Design fbindct_8bit, start of the top module:
module fbindct_8bit #(
  parameter IN_WIDTH = 8,                                  
  parameter INT_BITS = 6,                                  
  parameter FRAC_BITS = 6,                                 
  parameter INTER_WIDTH = IN_WIDTH + INT_BITS + FRAC_BITS, 
  parameter OUT_WIDTH = 20                                 
)(
  input                                        clk,
  input                                        rst,
  input signed [8*IN_WIDTH-1:0]                x_in,         
  input                                        ready_in,     
  input                                        load,         
  output                                       valid_out,    
  output signed [8*OUT_WIDTH-1:0]              y_out         
);
parameter [1:0] IDLE = 2'b00;
parameter [1:0] WAIT = 2'b01;
parameter [1:0] SEND = 2'b10;
reg [1:0] state;
parameter [1:0] STAGE1 = 2'b00;
parameter [1:0] STAGE2 = 2'b01;
  ...
Settings: LEC_CHECK=0, CAP_MARGIN=20, CELL_PAD_IN_SITES_GLOBAL_PLACEMENT=2, CORE_ASPECT_RATIO=0.8, CORE_MARGIN=2, CORE_UTILIZATION=27, CTS_CLUSTER_SIZE=95, PLACE_DENSITY=0.6, SLEW_MARGIN=20; clock period 3.57 ns.
run.sh (not shown) runs the stock make flow with config.mk's settings and CLKGATE_MAP_FILE=.
The starting point finished but fails on setup timing.
Rerun with:
--- a/flow/config.mk
+++ b/flow/config.mk
@@ -8,8 +8,6 @@
 export CAP_MARGIN = 20
-export CELL_PAD_IN_SITES_GLOBAL_PLACEMENT = 2
-export CORE_ASPECT_RATIO = 0.8
 export CORE_MARGIN = 2
-export CORE_UTILIZATION = 27
-export CTS_CLUSTER_SIZE = 95
-export PLACE_DENSITY = 0.6
+export CORE_UTILIZATION = 72
+export CTS_CLUSTER_DIAMETER = 378
 export SLEW_MARGIN = 20
+export TNS_END_PERCENT = 5
==> flow/constraint.sdc (replaced) <==
create_clock -name core_clock -period 5.08 [get_ports {clk}]
set_input_delay 1.0160 -clock core_clock [delete_from_list [all_inputs] [get_ports {clk}]]
set_output_delay 1.0160 -clock core_clock [all_outputs]
set_load 0.01 [all_outputs]
=>
- The changed run finished but fails on setup timing
- sequential cell count stays the same
- via count increases by 6.1%
- cell count decreases by 24%
Rerun with:
--- a/flow/config.mk
+++ b/flow/config.mk
@@ -9,5 +9,4 @@
 export CORE_MARGIN = 2
-export CORE_UTILIZATION = 72
-export CTS_CLUSTER_DIAMETER = 378
+export CORE_UTILIZATION = 40
+export SETUP_SLACK_MARGIN = 0.67
 export SLEW_MARGIN = 20
-export TNS_END_PERCENT = 5
==> flow/constraint.sdc (replaced) <==
create_clock -name core_clock -period 6.09 [get_ports {clk}]
set_input_delay 1.2180 -clock core_clock [delete_from_list [all_inputs] [get_ports {clk}]]
set_output_delay 1.2180 -clock core_clock [all_outputs]
set_load 0.01 [all_outputs]
=> The changed run finished clean. Power goes down by 22%. Flip-flop count does not change. Sequential share of layout area goes up by 0.10 points. Cell area hardly moves. Utilization goes down by 38 points. Worst hold slack stays flat. Synthesized area stays the same.
Rerun with:
--- a/flow/config.mk
+++ b/flow/config.mk
@@ -9,4 +9,3 @@
 export CORE_MARGIN = 2
-export CORE_UTILIZATION = 40
-export SETUP_SLACK_MARGIN = 0.67
+export CORE_UTILIZATION = 58
 export SLEW_MARGIN = 20
The new run finished clean.
Die area falls by 31%.
Critical path depth went up by 1.
Register-to-register slack got worse by 0.48 ns.
Design area is lower by 1.9%.
Power climbs by 0.65%.
Fmax decreases by 8.3%.
Area after synthesis is unchanged.
Clock power went up by about 2%.

Setup of build 56:
The RTL this note starts from:
==> flow/design.v <==
`timescale 1ns / 1ps
module fbindct_8bit #(
  parameter IN_WIDTH = 8,                                  
  parameter INT_BITS = 6,                                  
  parameter FRAC_BITS = 6,                                 
  parameter INTER_WIDTH = IN_WIDTH + INT_BITS + FRAC_BITS, 
  parameter OUT_WIDTH = 20                                 
)(
  input                                        clk,
  input                                        rst,
  input signed [8*IN_WIDTH-1:0]                x_in,         
  input                                        ready_in,     
  input                                        load,         
  output                                       valid_out,    
  output signed [8*OUT_WIDTH-1:0]              y_out         
);
parameter [1:0] IDLE = 2'b00;
parameter [1:0] WAIT = 2'b01;
parameter [1:0] SEND = 2'b10;
reg [1:0] state;
parameter [1:0] STAGE1 = 2'b00;
parameter [1:0] STAGE2 = 2'b01;
parameter [1:0] STAGE3 = 2'b10;
parameter [1:0] STAGE4 = 2'b11;
reg [1:0] stage;
reg signed [IN_WIDTH-1:0] x_reg_0, x_reg_1, x_reg_2, x_reg_3, x_reg_4, x_reg_5, x_reg_6, x_reg_7;
reg done;
assign valid_out = done;
always @(posedge clk) begin : state_machine
  if (rst) begin
    state <= IDLE;
    stage <= STAGE1;
    done <= 1'b0;
    x_reg_0 <= 0;
    x_reg_1 <= 0;
    x_reg_2 <= 0;
    x_reg_3 <= 0;
    x_reg_4 <= 0;
    x_reg_5 <= 0;
    x_reg_6 <= 0;
    x_reg_7 <= 0;
  end else begin
    case (state)
      IDLE: begin
        if(load) begin
          x_reg_0 <= x_in[1*IN_WIDTH-1:0*IN_WIDTH];
          x_reg_1 <= x_in[2*IN_WIDTH-1:1*IN_WIDTH];
          x_reg_2 <= x_in[3*IN_WIDTH-1:2*IN_WIDTH];
          x_reg_3 <= x_in[4*IN_WIDTH-1:3*IN_WIDTH];
          x_reg_4 <= x_in[5*IN_WIDTH-1:4*IN_WIDTH];
          x_reg_5 <= x_in[6*IN_WIDTH-1:5*IN_WIDTH];
          x_reg_6 <= x_in[7*IN_WIDTH-1:6*IN_WIDTH];
          x_reg_7 <= x_in[8*IN_WIDTH-1:7*IN_WIDTH];
          state <= WAIT;
        end
      end
      WAIT: begin
        case (stage)
          STAGE1: begin 
            stage <= STAGE2;
            done <= 1'b0;
          end
          STAGE2: stage <= STAGE3;
          STAGE3: stage <= STAGE4;
          STAGE4: begin 
            state <= SEND;
            stage <= STAGE1;
            done <= 1'b1;
          end
          default : begin 
            stage <= STAGE1;
          end
        endcase
      end
      SEND: begin
        if(ready_in) begin
          state <= IDLE;
          done <= 1'b0;
        end
      end
      default: state <= IDLE;
    endcase
  end
end
reg signed [INTER_WIDTH-1:0] a_reg_0, a_reg_1, a_reg_2, a_reg_3, a_reg_4, a_reg_5, a_reg_6, a_reg_7;
wire signed [INTER_WIDTH-1:0] a_wire_0, a_wire_1, a_wire_2, a_wire_3, a_wire_4, a_wire_5, a_wire_6, a_wire_7;
assign a_wire_0 = (x_reg_0 + x_reg_7) << FRAC_BITS;
assign a_wire_1 = (x_reg_1 + x_reg_6) << FRAC_BITS;
assign a_wire_2 = (x_reg_2 + x_reg_5) << FRAC_BITS;
assign a_wire_3 = (x_reg_3 + x_reg_4) << FRAC_BITS;
assign a_wire_4 = (x_reg_3 - x_reg_4) << FRAC_BITS;
assign a_wire_5 = (x_reg_2 - x_reg_5) << FRAC_BITS;
assign a_wire_6 = (x_reg_1 - x_reg_6) << FRAC_BITS;
assign a_wire_7 = (x_reg_0 - x_reg_7) << FRAC_BITS;
always @(posedge clk) begin : stage1
  if(rst) begin
    a_reg_0 <= 0;
    a_reg_1 <= 0;
    a_reg_2 <= 0;
    a_reg_3 <= 0;
    a_reg_4 <= 0;
    a_reg_5 <= 0;
    a_reg_6 <= 0;
    a_reg_7 <= 0;
  end else if(stage == STAGE1) begin
    a_reg_0 <= a_wire_0;
    a_reg_1 <= a_wire_1;
    a_reg_2 <= a_wire_2;
    a_reg_3 <= a_wire_3;
    a_reg_4 <= a_wire_4;
    a_reg_5 <= a_wire_5;
    a_reg_6 <= a_wire_6;
    a_reg_7 <= a_wire_7;
  end
end
reg signed [INTER_WIDTH-1:0] b_reg_0, b_reg_1;
wire signed [INTER_WIDTH-1:0] b_wire_0, b_wire_1;
assign b_wire_0 = (a_reg_5>>>2) + (a_reg_5>>>3) + a_reg_6;             
assign b_wire_1 = (b_wire_0>>>1) + (b_wire_0>>>3) - a_reg_5;           
always @(posedge clk) begin : stage2
  if(rst) begin
    b_reg_0 <= 0;
    b_reg_1 <= 0;
  end else if(stage == STAGE2) begin
    b_reg_0 <= b_wire_0;
    b_reg_1 <= b_wire_1;
  end
end
reg signed [INTER_WIDTH-1:0] c_reg_0, c_reg_1, c_reg_2, c_reg_3, c_reg_4, c_reg_5, c_reg_6, c_reg_7;
wire signed [INTER_WIDTH-1:0] c_wire_0, c_wire_1, c_wire_2, c_wire_3, c_wire_4, c_wire_5, c_wire_6, c_wire_7;
assign c_wire_0 = a_reg_0 + a_reg_3;
assign c_wire_1 = a_reg_2 + a_reg_1;
assign c_wire_2 = a_reg_1 - a_reg_2;
assign c_wire_3 = a_reg_0 - a_reg_3;
assign c_wire_4 = a_reg_4 + b_reg_1;
assign c_wire_5 = a_reg_4 - b_reg_1;
assign c_wire_6 = a_reg_7 - b_reg_0;
assign c_wire_7 = b_reg_0 + a_reg_7;
always @(posedge clk) begin : stage3 
  if(rst) begin
    c_reg_0 <= 0;
    c_reg_1 <= 0;
    c_reg_2 <= 0;
    c_reg_3 <= 0;
    c_reg_4 <= 0;
    c_reg_5 <= 0;
    c_reg_6 <= 0;
    c_reg_7 <= 0;
  end else if(stage == STAGE3) begin
    c_reg_0 <= c_wire_0;
    c_reg_1 <= c_wire_1;
    c_reg_2 <= c_wire_2;
    c_reg_3 <= c_wire_3;
    c_reg_4 <= c_wire_4;
    c_reg_5 <= c_wire_5;
    c_reg_6 <= c_wire_6;
    c_reg_7 <= c_wire_7;
  end
end
reg signed [INTER_WIDTH-1:0] d_reg_0, d_reg_1, d_reg_2, d_reg_3, d_reg_4, d_reg_5, d_reg_6;
wire signed [INTER_WIDTH-1:0] d_wire_0, d_wire_1, d_wire_2, d_wire_3, d_wire_4, d_wire_5, d_wire_6;
assign d_wire_0 = c_reg_0 + c_reg_1;                                          
assign d_wire_1 = (d_wire_0>>>1) - c_reg_1;                                   
assign d_wire_2 = c_reg_2 - ((c_reg_3>>>2) + (c_reg_3>>>3));                 
assign d_wire_3 = c_reg_3 + (d_wire_2>>>2) + (d_wire_2>>>3);                 
assign d_wire_4 = c_reg_4 - (c_reg_7>>>3);                                    
assign d_wire_5 = c_reg_5 + (c_reg_6>>>1) + (c_reg_6>>>2) + (c_reg_6>>>3);  
assign d_wire_6 = c_reg_6 - (d_wire_5>>>1);                                   
always @(posedge clk) begin : stage4 
  if(rst) begin
    d_reg_0 <= 0;
    d_reg_1 <= 0;
    d_reg_2 <= 0;
    d_reg_3 <= 0;
    d_reg_4 <= 0;
    d_reg_5 <= 0;
    d_reg_6 <= 0;
  end else if(stage == STAGE4) begin
    d_reg_0 <= d_wire_0;
    d_reg_1 <= d_wire_1;
    d_reg_2 <= d_wire_2;
    d_reg_3 <= d_wire_3;
    d_reg_4 <= d_wire_4;
    d_reg_5 <= d_wire_5;
    d_reg_6 <= d_wire_6;
  end
end
reg [INTER_WIDTH-1:0] c_reg7_delay;
always @(posedge clk) begin : delay_c_reg
  if (rst) begin
    c_reg7_delay <= 1'b0;
  end else begin
    c_reg7_delay <= c_reg_7;
  end
end
assign y_out[1*OUT_WIDTH-1:0*OUT_WIDTH] = d_reg_0;
assign y_out[2*OUT_WIDTH-1:1*OUT_WIDTH] = c_reg7_delay;
assign y_out[3*OUT_WIDTH-1:2*OUT_WIDTH] = d_reg_3;
assign y_out[4*OUT_WIDTH-1:3*OUT_WIDTH] = d_reg_6;
assign y_out[5*OUT_WIDTH-1:4*OUT_WIDTH] = d_reg_1;
assign y_out[6*OUT_WIDTH-1:5*OUT_WIDTH] = d_reg_5;
assign y_out[7*OUT_WIDTH-1:6*OUT_WIDTH] = d_reg_2;
assign y_out[8*OUT_WIDTH-1:7*OUT_WIDTH] = d_reg_4;
endmodule
clock: 5.08 ns
lec_check: 0
cap_margin: 20
core_margin: 2
core_utilization: 72
cts_cluster_size: 42
setup_slack_margin: 0.65
slew_margin: 20
No crash in build 56: every stage finished, but the layout fails its final checks due to setup timing.
Setup changes, build 56 to build 94
- SETUP_SLACK_MARGIN: 0.65 -> unset
- MAX_ROUTING_LAYER: unset -> met4
- CORE_UTILIZATION: 72 -> 66
- CTS_CLUSTER_SIZE: 42 -> unset
- CTS_CLUSTER_DIAMETER: unset -> 141
- the clock period (ns, I/O delays scaled along): 5.08 -> 3.43
Findings:
Status build 56: flow complete, layout not clean - setup timing. For build 94, the flow was terminated by a tool error in global routing and produced no final design. Sort build 56 and build 94 by placeable core region, descending, and build 94 comes first. In build 94, the number of cell rows came out about 4% above the value in build 56. Higher number of post-CTS setup repair buffers was reported by build 94, not build 56. Summary of build 94 over build 56: die extent in x increased about 4.4%, synthesized area flat.
diff inputs: build 94 => build 36
- setting TNS_END_PERCENT to 85 for the first time
- changing CORE_UTILIZATION from 66 to 40
- removing CTS_CLUSTER_DIAMETER (formerly 141)
- changing the clock period (ns, I/O delays scaled along) from 3.43 to 10.0
Notes after the runs:
Build 36 finished end to end and its layout was clean on timing, DRC and antenna.
[compare] base=build 94 new=build 36: number of buffers inserted by post-CTS setup repair now sits lower, die extent in x saw an increase.
Comparing core area for build 94 and build 36, the bigger number came from build 36.
Relative to build 94, worst slack after detailed placement increased by 5960 ps in build 36.
The lower total clock buffers created by CTS of build 94 and build 36 is in build 94.
Build 36 -> build 94: post-synthesis cell count flat
Die: build 36 bigger than build 94
Between build 94 and build 36, the difference in mean instance size in the synthesized netlist is negligible.
Input changes introduced in build 81 (baseline for comparison: build 36):
- CORE_UTILIZATION now 67, was 40
- PLACE_DENSITY_LB_ADDON now 0.14, previously not set
- CELL_PAD_IN_SITES_GLOBAL_PLACEMENT now 3, previously not set
- CELL_PAD_IN_SITES_DETAIL_PLACEMENT now 1, previously not set
- TNS_END_PERCENT now 65, was 85
- SLEW_MARGIN now 10, was 20
- GPL_TIMING_DRIVEN now 0, previously not set
==> results <==
- In the summary table, build 81 is marked failed, with error FLW-0024 raised in global placement without I/O.
- Measured against build 36, the die boundary height of build 81 comes out at 0.78 times the reference value.
- Status: area figure in the yosys stat output parity (build 36, build 81)
- Compound-cell area share of the yosys netlist came out exactly the same in build 36 and build 81.
- Build 81 against build 36: cell row count now sits lower; total die area now sits lower.
- From build 81 to build 36, count of different cell masters after synthesis did not move at all.
- Looking at horizontal die size, build 81 sits about 22% lower than build 36 does.
#### Input delta (build 58 over build 81)
- a deleted TNS_END_PERCENT that had been 65
- a deleted CELL_PAD_IN_SITES_GLOBAL_PLACEMENT that had been 3
- a change of SLEW_MARGIN from 10 to 20
- a deleted CELL_PAD_IN_SITES_DETAIL_PLACEMENT that had been 1
- a change of CORE_UTILIZATION from 67 to 66
- a deleted GPL_TIMING_DRIVEN that had been 0
- a deleted PLACE_DENSITY_LB_ADDON that had been 0.14
- a deleted MAX_ROUTING_LAYER that had been met4
- a change of the clock period (ns, I/O delays scaled along) from 10.0 to 5.07
Notes after the runs:
- Build 81 → build 58: share of cell area taken by muxes after synthesis held steady, number of distinct library cells after synthesis has remained practically unchanged, area of the core went up.
- Area fraction in full adders, half adders and majority gates: build 81 vs build 58 identical
- Synthesized cell count came out exactly the same in build 81 and build 58.
- Post-synth tally of flip-flops with integrated enable: build 81 vs build 58 identical
- Summary of build 58 over build 81: post-synth design cell area has remained practically unchanged; die area went up by 1.5%.
- Vertical die dimension ended up 0.74% higher on build 58 than on build 81.
- Compared with build 81, build 58 shows a lower pre-placement core utilization.
- Layout checks on build 58: not met. Flow itself completed; violations: setup timing.
- Build 58 reports a higher horizontal extent of the die than build 81 does.
Power figures rest on the tool's default switching activity, not on a simulated workload.
